Setup of juniper:
==> flow/design.v <==
`timescale 1ns/1ns
module ALU (
    input  logic clk,
    input  logic rst_n,
    input  logic [5:0] alu_op,
    input  logic word,
    input  logic [15:0] a,
    input  logic [15:0] b,
    input  logic cf_in,
    input  logic [4:0] shift_cnt,
    output logic [15:0] result
);
    logic [15:0] a_in, b_in;
    parameter ADD = 6'b000000;
    parameter SUB = 6'b000001;
    parameter CMP = 6'b000010;
    parameter INC = 6'b000011;
    parameter DEC = 6'b000100;
    parameter NEG = 6'b000101;
    parameter AND = 6'b000110;
    parameter OR = 6'b000111;
    parameter XOR = 6'b001000;
    parameter NOT = 6'b001001;
    parameter TEST = 6'b001010;
    parameter SHL = 6'b001011;
    parameter SHR = 6'b001100;
    parameter SAR = 6'b001101;
    parameter ROL = 6'b001110;
    parameter ROR = 6'b001111;
    parameter RCL = 6'b010000;
    parameter RCR = 6'b010001;
    parameter MUL = 6'b010010;
    parameter IMUL = 6'b010011;
    parameter DIV = 6'b010100;
    parameter IDIV = 6'b010101;
    always @(posedge clk or negedge rst_n) begin
        if (!rst_n) begin
            a_in <= 0;
            b_in <= 0;
        end else begin
            case(alu_op)
                ADD: begin
                    result <= a + b;
                end
                SUB: begin
                    result <= a - b;
                end
                CMP: begin
                    result <= a - b;
                end
                INC: begin
                    result <= a + 1;
                end
                DEC: begin
                    result <= a - 1;
                end
                NEG: begin
                    result <= 0 - a;
                end
                AND: begin
                    result <= a & b;
                end
                OR: begin
                    result <= a | b;
                end
                XOR: begin
                    result <= a ^ b;
                end
                NOT: begin
                    result <= ~a;
                end
                TEST: begin
                    result <= a & b;
                end
                SHL: begin
                    result <= a << shift_cnt;
                end
                SHR: begin
                    result <= a >> shift_cnt;
                end
                SAR: begin
                    result <= a >>> shift_cnt;
                end
                ROL: begin
                    result <= {a[15:0], a[15:0]};
                end
                ROR: begin
                    result <= {a[0], a[15:1]};
                end
                RCL: begin
                    result <= {a[15:0], cf_in};
                end
                RCR: begin
                    result <= {cf_in, a[15:0]};
                end
                MUL: begin
                    result <= a * b;    
                end
                IMUL: begin
                    result <= a * b;    
                end
                DIV: begin
                    result <= (b == 16'd0) ? 16'hFFFF : a / b;
                end
                IDIV: begin
                    result <= (b == 16'd0) ? 16'hFFFF : a / b;
                end
            endcase
        end
    end
endmodule
make LEC_CHECK=0 ABC_AREA=1 CAP_MARGIN=15 CORE_ASPECT_RATIO=1.26 CORE_MARGIN=2 CORE_UTILIZATION=72 CTS_CLUSTER_DIAMETER=393 CTS_CLUSTER_SIZE=98 PLACE_DENSITY=0.42 SETUP_SLACK_MARGIN=2.94 SLEW_MARGIN=20 TNS_END_PERCENT=45 finish   # period 30.4 ns
run.sh (not shown) runs the stock make flow with config.mk's settings and CLKGATE_MAP_FILE=.
juniper: it failed with a tool error in global routing (5_1_grt), so there are no final results.
### juniper -> nickel
==> flow/config.mk <==
export PLATFORM = sky130hd
export DESIGN_NAME = ALU
export DESIGN_NICKNAME = ALU
export VERILOG_FILES = /design/flow/design.v
export SDC_FILE = /design/flow/constraint.sdc
export NUM_CORES = 4
export LEC_CHECK = 0
export CAP_MARGIN = 20
export CORE_MARGIN = 2
export CORE_UTILIZATION = 58
export SLEW_MARGIN = 20
export TNS_END_PERCENT = 5
==> flow/constraint.sdc <==
create_clock -name core_clock -period 29.3 [get_ports {clk}]
set_input_delay 5.8600 -clock core_clock [delete_from_list [all_inputs] [get_ports {clk}]]
set_output_delay 5.8600 -clock core_clock [all_outputs]
set_load 0.01 [all_outputs]
Results
The flow ended early for juniper: it failed with a tool error in global routing (5_1_grt). In nickel the implementation completed, yet the final layout does not meet the checks, the culprit being setup timing. Net count after synthesis (juniper / nickel): 1.15. Per the comparison of nickel with juniper, xor and xnor fraction of the mapped netlist area went up, area after synthesis went down 1.2%, row count shows a reduction of 1.6%, number of setup buffers added after CTS now smaller. Of juniper and nickel, the higher post-placement setup slack belongs to juniper. | count of cells resized by post-cts repair | higher: juniper |. nickel vs juniper: cell count after synthesis down by more than 10%.
Relative to nickel, the following input files were edited for garnet:
-- flow/config.mk --
<<< nickel, line 10
export CORE_UTILIZATION = 58
>>> garnet, line 10
export CORE_UTILIZATION = 68
export CTS_CLUSTER_DIAMETER = 344
export SETUP_SLACK_MARGIN = -2.0
--- outcome ---
garnet vs. nickel: number of placement rows -about 8%, final estimated routing congestion in global placement +about 9%, overall die width -about 7.5%, post-cts resize count -86%. [diff] HPWL reported at the end of detailed placement, garnet relative to nickel: regression. Relative to nickel, the overall die height measured on garnet has decreased by a little under 10%. The log for garnet ends in global routing (5_1_grt) with error GRT-0232, so the run never completed. The die size number comes out lower for garnet vs nickel.
> inputs changed (garnet -> fjord)
-- flow/config.mk --
<<< garnet, line 10
export CORE_UTILIZATION = 68
export CTS_CLUSTER_DIAMETER = 344
export SETUP_SLACK_MARGIN = -2.0
>>> fjord, line 10
export CORE_UTILIZATION = 50
<<< garnet, line 14
export TNS_END_PERCENT = 5
>>> fjord, line 12
==> flow/constraint.sdc <==
create_clock -name core_clock -period 52.8 [get_ports {clk}]
set_input_delay 10.5600 -clock core_clock [delete_from_list [all_inputs] [get_ports {clk}]]
set_output_delay 10.5600 -clock core_clock [all_outputs]
set_load 0.01 [all_outputs]
--- outcome ---
Re synthesized-area fraction occupied by adder cells: no difference whatsoever between garnet and fjord. Worst setup timing slack at the placement stage: fjord > garnet. fjord finished all stages; the layout is clean. Number of H-tree levels delta (garnet -> fjord): insignificant. On number of instances in the placed design: fjord sits below garnet. Between fjord and garnet, die size is higher for fjord, garnet comes in under that. fjord vs garnet: number of setup buffers added after CTS down.
> inputs changed (fjord -> zinc)
-- flow/config.mk --
<<< fjord, line 10
export CORE_UTILIZATION = 50
export SLEW_MARGIN = 20
>>> zinc, line 10
export CORE_UTILIZATION = 63
export SLEW_MARGIN = 30
==> flow/constraint.sdc <==
create_clock -name core_clock -period 31.6 [get_ports {clk}]
set_input_delay 6.3200 -clock core_clock [delete_from_list [all_inputs] [get_ports {clk}]]
set_output_delay 6.3200 -clock core_clock [all_outputs]
set_load 0.01 [all_outputs]
--- outcome ---
On worst setup slack, zinc does worse than fjord.
Comparing relative contribution of combinational cells to total power for fjord and zinc, the smaller number came from fjord.
Area fraction in compound gates after synthesis came out exactly the same in fjord and zinc.
Min first-iteration DRC count across fjord and zinc: fjord
Ran to the end and failed final checks on setup timing: zinc.
zinc ends up with a number of antenna violations at the first check in global routing that is 2 higher than in fjord.
Power is estimated from default activity; no workload was simulated.
